==> job 852 <==
// mdc
module mdc (clk, rst_n, start, A, B, out, done);
input clk, rst_n, start;
input [7:0] A, B;
output reg [7:0] out;
output reg done;
reg [1:0] state;
reg [7:0] A_aux, B_aux;
localparam IDLE = 2'b00;
localparam SUBTRACT = 2'b01;
localparam FINISHED = 2'b10;
always @(posedge clk or negedge rst_n) begin
    if (!rst_n) begin
        state <= IDLE;
        out <= 0;
        done <= 0;
    end else begin
        done <= 0;
        case (state)
            IDLE: begin
                state <= IDLE;
                if (start) begin
                    state <= SUBTRACT;
                    A_aux <= A;
                    B_aux <= B;
                end
            end
            SUBTRACT: begin
                state <= SUBTRACT;
                if (A_aux > B_aux)
                    A_aux <= A_aux - B_aux;
                else if (B_aux > A_aux)
                    B_aux <= B_aux - A_aux;
                else
                    state <= FINISHED;
            end
            FINISHED: begin
                state <= IDLE;
                done <= 1;
                out <= A_aux;
            end
            default: state <= IDLE;
        endcase
    end
end
endmodule
export LEC_CHECK = 0
export ABC_AREA = 1
export CAP_MARGIN = 20
export CORE_MARGIN = 2
export CORE_UTILIZATION = 68
export CTS_BUF_LIST = sky130_fd_sc_hd__clkbuf_16
export PLACE_DENSITY = 0.36
export SETUP_SLACK_MARGIN = 0.37
export SLEW_MARGIN = 20
create_clock -name core_clock -period 2.46 [get_ports {clk}]
run.sh (not shown) runs the stock make flow with config.mk's settings and CLKGATE_MAP_FILE=.
==> inputs of job 4122, as changes to job 852 <==
==> flow/config.mk (replaced) <==
export PLATFORM = sky130hd
export DESIGN_NAME = mdc
export DESIGN_NICKNAME = mdc
export VERILOG_FILES = /design/flow/design.v
export SDC_FILE = /design/flow/constraint.sdc
export NUM_CORES = 4
export LEC_CHECK = 0
export CAP_MARGIN = 20
export CORE_MARGIN = 2
export CORE_UTILIZATION = 65
export CTS_BUF_LIST = sky130_fd_sc_hd__clkbuf_16
export HOLD_SLACK_MARGIN = -0.1
export SLEW_MARGIN = 20
==> flow/constraint.sdc (replaced) <==
create_clock -name core_clock -period 2.16 [get_ports {clk}]
set_input_delay 0.4320 -clock core_clock [delete_from_list [all_inputs] [get_ports {clk}]]
set_output_delay 0.4320 -clock core_clock [all_outputs]
set_load 0.01 [all_outputs]
==> inputs of job 6446, as changes to job 852 <==
==> flow/config.mk (replaced) <==
export PLATFORM = sky130hd
export DESIGN_NAME = mdc
export DESIGN_NICKNAME = mdc
export VERILOG_FILES = /design/flow/design.v
export SDC_FILE = /design/flow/constraint.sdc
export NUM_CORES = 4
export LEC_CHECK = 0
export CAP_MARGIN = 20
export CORE_MARGIN = 2
export CORE_UTILIZATION = 40
export CTS_BUF_LIST = sky130_fd_sc_hd__clkbuf_16
export SLEW_MARGIN = 20
==> flow/constraint.sdc (replaced) <==
create_clock -name core_clock -period 2.85 [get_ports {clk}]
set_input_delay 0.5700 -clock core_clock [delete_from_list [all_inputs] [get_ports {clk}]]
set_output_delay 0.5700 -clock core_clock [all_outputs]
set_load 0.01 [all_outputs]
==> results <==
|  | job 4122 | job 852 | job 6446 |
|---|---|---|---|
| Result of the run | failed layout checks | no timing/DRC/antenna violations | no timing/DRC/antenna violations |
| Layout check failures | setup timing | - | - |
| Sum of met3 wire segment lengths after detailed routing | 807 µm | 905 µm | 165 µm |
| First-pass iteration count of the detailed router | 6 | 5 | 6 |
| Synthesized-area fraction occupied by adder cells | 0.1214 | 0.1272 | 0.1214 |
| Basic Gates by Area | 0.1460 | 0.2697 | 0.1460 |
| Reported leakage power | 1.144 nW | 1.239 nW | 1.006 nW |
| Req. time, crit path | 2.16 ns | 2.45 ns | 2.83 ns |
| Global-route wire length before repair | 10210 µm | 8211 µm | 7445 µm |
| GR Util met1 | 0.4767 | 0.4045 | 0.2370 |
| Cell count of the worst reg-to-reg path | 8 | 11 | 8 |
| Number of gates resized after cts | 8 | 11 | 0 |
| Highest cell delay on the worst timing path | 0.43 ns | 0.43 ns | 0.41 ns |
| Stages on the worst setup path | 8 | 11 | 8 |
| Critical path's slowest cell | sky130_fd_sc_hd__edfxtp_1 | sky130_fd_sc_hd__edfxtp_1 | sky130_fd_sc_hd__fa_1 |
| Total area of multi-input combinational cells | 0.001167 mm² | 0.001077 mm² | 0.001059 mm² |
| Post-synthesis cell type with the largest instance count | sky130_fd_sc_hd__inv_1 | sky130_fd_sc_hd__nand2_1 | sky130_fd_sc_hd__inv_1 |

* * *

==> violet: inputs <==
Starting RTL as in the previous note.
Settings: LEC_CHECK=0, CAP_MARGIN=20, CELL_PAD_IN_SITES_DETAIL_PLACEMENT=1, CELL_PAD_IN_SITES_GLOBAL_PLACEMENT=0, CORE_MARGIN=8, CORE_UTILIZATION=71, CTS_BUF_LIST=sky130_fd_sc_hd__clkbuf_16, CTS_CLUSTER_DIAMETER=356, GPL_ROUTABILITY_DRIVEN=0, HOLD_SLACK_MARGIN=-0.02, MIN_ROUTING_LAYER=met2, PLACE_DENSITY_LB_ADDON=0.06, SETUP_SLACK_MARGIN=0.2, SLEW_MARGIN=15; clock period 2.62 ns.
==> inputs of willow, as changes to violet <==
- CELL_PAD_IN_SITES_DETAIL_PLACEMENT: 1 -> default
- CELL_PAD_IN_SITES_GLOBAL_PLACEMENT: 0 -> default
- CORE_MARGIN: 8 -> 2
- CORE_UTILIZATION: 71 -> 43
- CTS_CLUSTER_DIAMETER: 356 -> default
- GPL_ROUTABILITY_DRIVEN: 0 -> default
- HOLD_SLACK_MARGIN: -0.02 -> 0.23
- MIN_ROUTING_LAYER: met2 -> default
- PLACE_DENSITY_LB_ADDON: 0.06 -> default
- SETUP_SLACK_MARGIN: 0.2 -> default
- SLEW_MARGIN: 15 -> 20
==> flow/constraint.sdc (replaced) <==
create_clock -name core_clock -period 4.0 [get_ports {clk}]
set_input_delay 0.8000 -clock core_clock [delete_from_list [all_inputs] [get_ports {clk}]]
set_output_delay 0.8000 -clock core_clock [all_outputs]
set_load 0.01 [all_outputs]
==> results <==
violet ended with an error in 3_5_place_dp with DPL-0033. willow completed with no timing, DRC or antenna violations. In area after synthesis, violet and willow do not differ. Between willow and violet, the lower die area is in violet (gap about 9%, measured against violet). Synthesized cell count is the same in willow and violet.

* * *

==> run B: inputs <==
==> flow/design.v <==
module mdc (clk, rst_n, start, A, B, out, done);
input clk, rst_n, start;
input [7:0] A, B;
output reg [7:0] out;
output reg done;
reg [1:0] state;
reg [7:0] A_aux, B_aux;
localparam IDLE = 2'b00;
localparam SUBTRACT = 2'b01;
localparam FINISHED = 2'b10;
always @(posedge clk or negedge rst_n) begin
    if (!rst_n) begin
        state <= IDLE;
        out <= 0;
        done <= 0;
    end else begin
        done <= 0;
        case (state)
            IDLE: begin
                state <= IDLE;
                if (start) begin
                    state <= SUBTRACT;
                    A_aux <= A;
                    B_aux <= B;
                end
            end
            SUBTRACT: begin
                state <= SUBTRACT;
                if (A_aux > B_aux)
                    A_aux <= A_aux - B_aux;
                else if (B_aux > A_aux)
                    B_aux <= B_aux - A_aux;
                else
                    state <= FINISHED;
            end
            FINISHED: begin
                state <= IDLE;
                done <= 1;
                out <= A_aux;
            end
            default: state <= IDLE;
        endcase
    end
end
endmodule
==> flow/run.sh <==
#!/bin/bash
# the make line also repeats each setting of config.mk as NAME=value (left out here)
make -C /OpenROAD-flow-scripts/flow DESIGN_CONFIG=/design/flow/config.mk WORK_HOME=/design/flow/orfs CLKGATE_MAP_FILE= finish
==> flow/config.mk <==
export PLATFORM = sky130hd
export DESIGN_NAME = mdc
export DESIGN_NICKNAME = mdc
export VERILOG_FILES = /design/flow/design.v
export SDC_FILE = /design/flow/constraint.sdc
export NUM_CORES = 4
export LEC_CHECK = 0
export CAP_MARGIN = 20
export CORE_MARGIN = 2
export CORE_UTILIZATION = 68
export CTS_BUF_LIST = sky130_fd_sc_hd__clkbuf_16
export CTS_CLUSTER_SIZE = 21
export SLEW_MARGIN = 20
==> flow/constraint.sdc <==
create_clock -name core_clock -period 2.15 [get_ports {clk}]
set_input_delay 0.4300 -clock core_clock [delete_from_list [all_inputs] [get_ports {clk}]]
set_output_delay 0.4300 -clock core_clock [all_outputs]
set_load 0.01 [all_outputs]
==> inputs of run E, as changes to run B <==
==> flow/config.mk (replaced) <==
export PLATFORM = sky130hd
export DESIGN_NAME = mdc
export DESIGN_NICKNAME = mdc
export VERILOG_FILES = /design/flow/design.v
export SDC_FILE = /design/flow/constraint.sdc
export NUM_CORES = 4
export LEC_CHECK = 0
export ABC_AREA = 1
export CAP_MARGIN = 20
export CORE_ASPECT_RATIO = 1.32
export CORE_MARGIN = 2
export CORE_UTILIZATION = 69
export CTS_BUF_LIST = sky130_fd_sc_hd__clkbuf_16
export SETUP_SLACK_MARGIN = -0.12
export SLEW_MARGIN = 20
==> flow/constraint.sdc (replaced) <==
create_clock -name core_clock -period 2.17 [get_ports {clk}]
set_input_delay 0.4340 -clock core_clock [delete_from_list [all_inputs] [get_ports {clk}]]
set_output_delay 0.4340 -clock core_clock [all_outputs]
set_load 0.01 [all_outputs]
==> summary of the runs <==
Run B never finished: it broke off in 5_1_grt. Run E ran to the end with violations: negative setup slack. Of run B and run E, run B has the higher area after synthesis (gap 4.8%, measured against run E). Against run E, the die area of run B is higher by about 6%. Of run B and run E, run E has the higher synthesized cell count (gap about 17%, measured against run E).
==> figures <==
Site row count: run E 21; run B 19
XOR-XNOR Cells, Area Fraction: run E 1.86%; run B 0.885%
Simple-Gate Fraction of Synth Area: run E 27.0%; run B 14.6%
Cell with the most instances after synthesis: run E sky130_fd_sc_hd__nand2_1; run B sky130_fd_sc_hd__inv_1
Adder share: run E 12.7%; run B 12.1%
Post-CTS setup buffer count: run E 0; run B 6
Placed inst area: run E 2230 µm²; run B 2470 µm²
Per-instance average area after synthesis: run E 7.68 µm²; run B 9.66 µm²
Post-Place Cells: run E 308; run B 276
Result of the run: run E failed layout checks; run B stopped before the end
Failing step: run E -; run B 5_1_grt
Violated checks: run E negative setup slack; run B -
DIE AREA: run E 3170 µm²; run B 3360 µm²
Post-synthesis instance area: run E 1890 µm²; run B 1980 µm²
Post-place setup slack: run E 0.00125 ns; run B -0.131 ns
Resized Gates After CTS: run E 0; run B 11
Syn Nets: run E 283; run B 242
Chip area line of the yosys report: run E 1890 µm²; run B 1980 µm²
Post-synth seq share: run E 41.4%; run B 39.5%
Post-Synth AOI/OAI Area: run E 6.89%; run B 20.2%
Final Wtd Congestion: run E 0.910; run B 0.945
Core area: run E 2570 µm²; run B 2760 µm²
Area share of the largest cell type after synthesis: run E 25.4%; run B 24.3%
Count of different cell masters after synthesis: run E 20; run B 38
Initial cell density of the core: run E 73.3%; run B 71.8%

* * *

==> inputs of build 46 <==
RTL: the design.v shown in full above, as it stands there.
Settings: LEC_CHECK=0, CAP_MARGIN=40, CELL_PAD_IN_SITES_GLOBAL_PLACEMENT=2, CORE_ASPECT_RATIO=0.71, CORE_MARGIN=2, CORE_UTILIZATION=49, CTS_BUF_LIST=sky130_fd_sc_hd__clkbuf_16, CTS_CLUSTER_SIZE=89, GPL_ROUTABILITY_DRIVEN=0, GPL_TIMING_DRIVEN=0, HOLD_SLACK_MARGIN=0.02, PLACE_DENSITY=0.84, SETUP_SLACK_MARGIN=-0.13, SLEW_MARGIN=20; clock period 1.58 ns.
==> inputs of trial 11, as changes to build 46 <==
==> flow/config.mk (replaced) <==
export PLATFORM = sky130hd
export DESIGN_NAME = mdc
export DESIGN_NICKNAME = mdc
export VERILOG_FILES = /design/flow/design.v
export SDC_FILE = /design/flow/constraint.sdc
export NUM_CORES = 4
export LEC_CHECK = 0
export CAP_MARGIN = 20
export CORE_MARGIN = 2
export CORE_UTILIZATION = 59
export CTS_BUF_LIST = sky130_fd_sc_hd__clkbuf_16
export SLEW_MARGIN = 20
==> flow/constraint.sdc (replaced) <==
create_clock -name core_clock -period 1.86 [get_ports {clk}]
set_input_delay 0.3720 -clock core_clock [delete_from_list [all_inputs] [get_ports {clk}]]
set_output_delay 0.3720 -clock core_clock [all_outputs]
set_load 0.01 [all_outputs]
==> results <==
metric                                                                        build 46                   trial 11
Height of the die                                                              57.6 µm                    61.9 µm
Seq cells post-synth                                                                28                         28
Number of flops mapped to enable cells by yosys                                     16                         16
Number of cell instances after yosys synthesis                                     205                        205
Area of the synthesized netlist per yosys stat                             0.00198 mm²                0.00198 mm²
Synth Seq Share                                                                  39.5%                      39.5%
Core Density at Floorplan                                                        51.1%                      60.3%
Std-Cell Rows                                                                       19                         21
Post-Synthesis Mean Instance Area                                             9.66 µm²                   9.66 µm²
Post-Synth XOR/XNOR Area                                                        0.885%                     0.885%
Outcome                                                         stopped before the end     stopped before the end
Last stage reached                                     global placement (3_3_place_gp)   global routing (5_1_grt)
Placeable Area                                                             0.00387 mm²                0.00328 mm²
Flip-flop cell with the highest count after synthesis        sky130_fd_sc_hd__edfxtp_1  sky130_fd_sc_hd__edfxtp_1
Die outline width                                                              79.4 µm                    61.9 µm
Syn Nets                                                                           242                        242
Die ar.                                                                    0.00457 mm²                0.00383 mm²
Library cells used by synthesis                                                     38                         38
FA/HA/MAJ Cells, Area Fraction                                                   12.1%                      12.1%
Power is estimated from default activity; no workload was simulated.
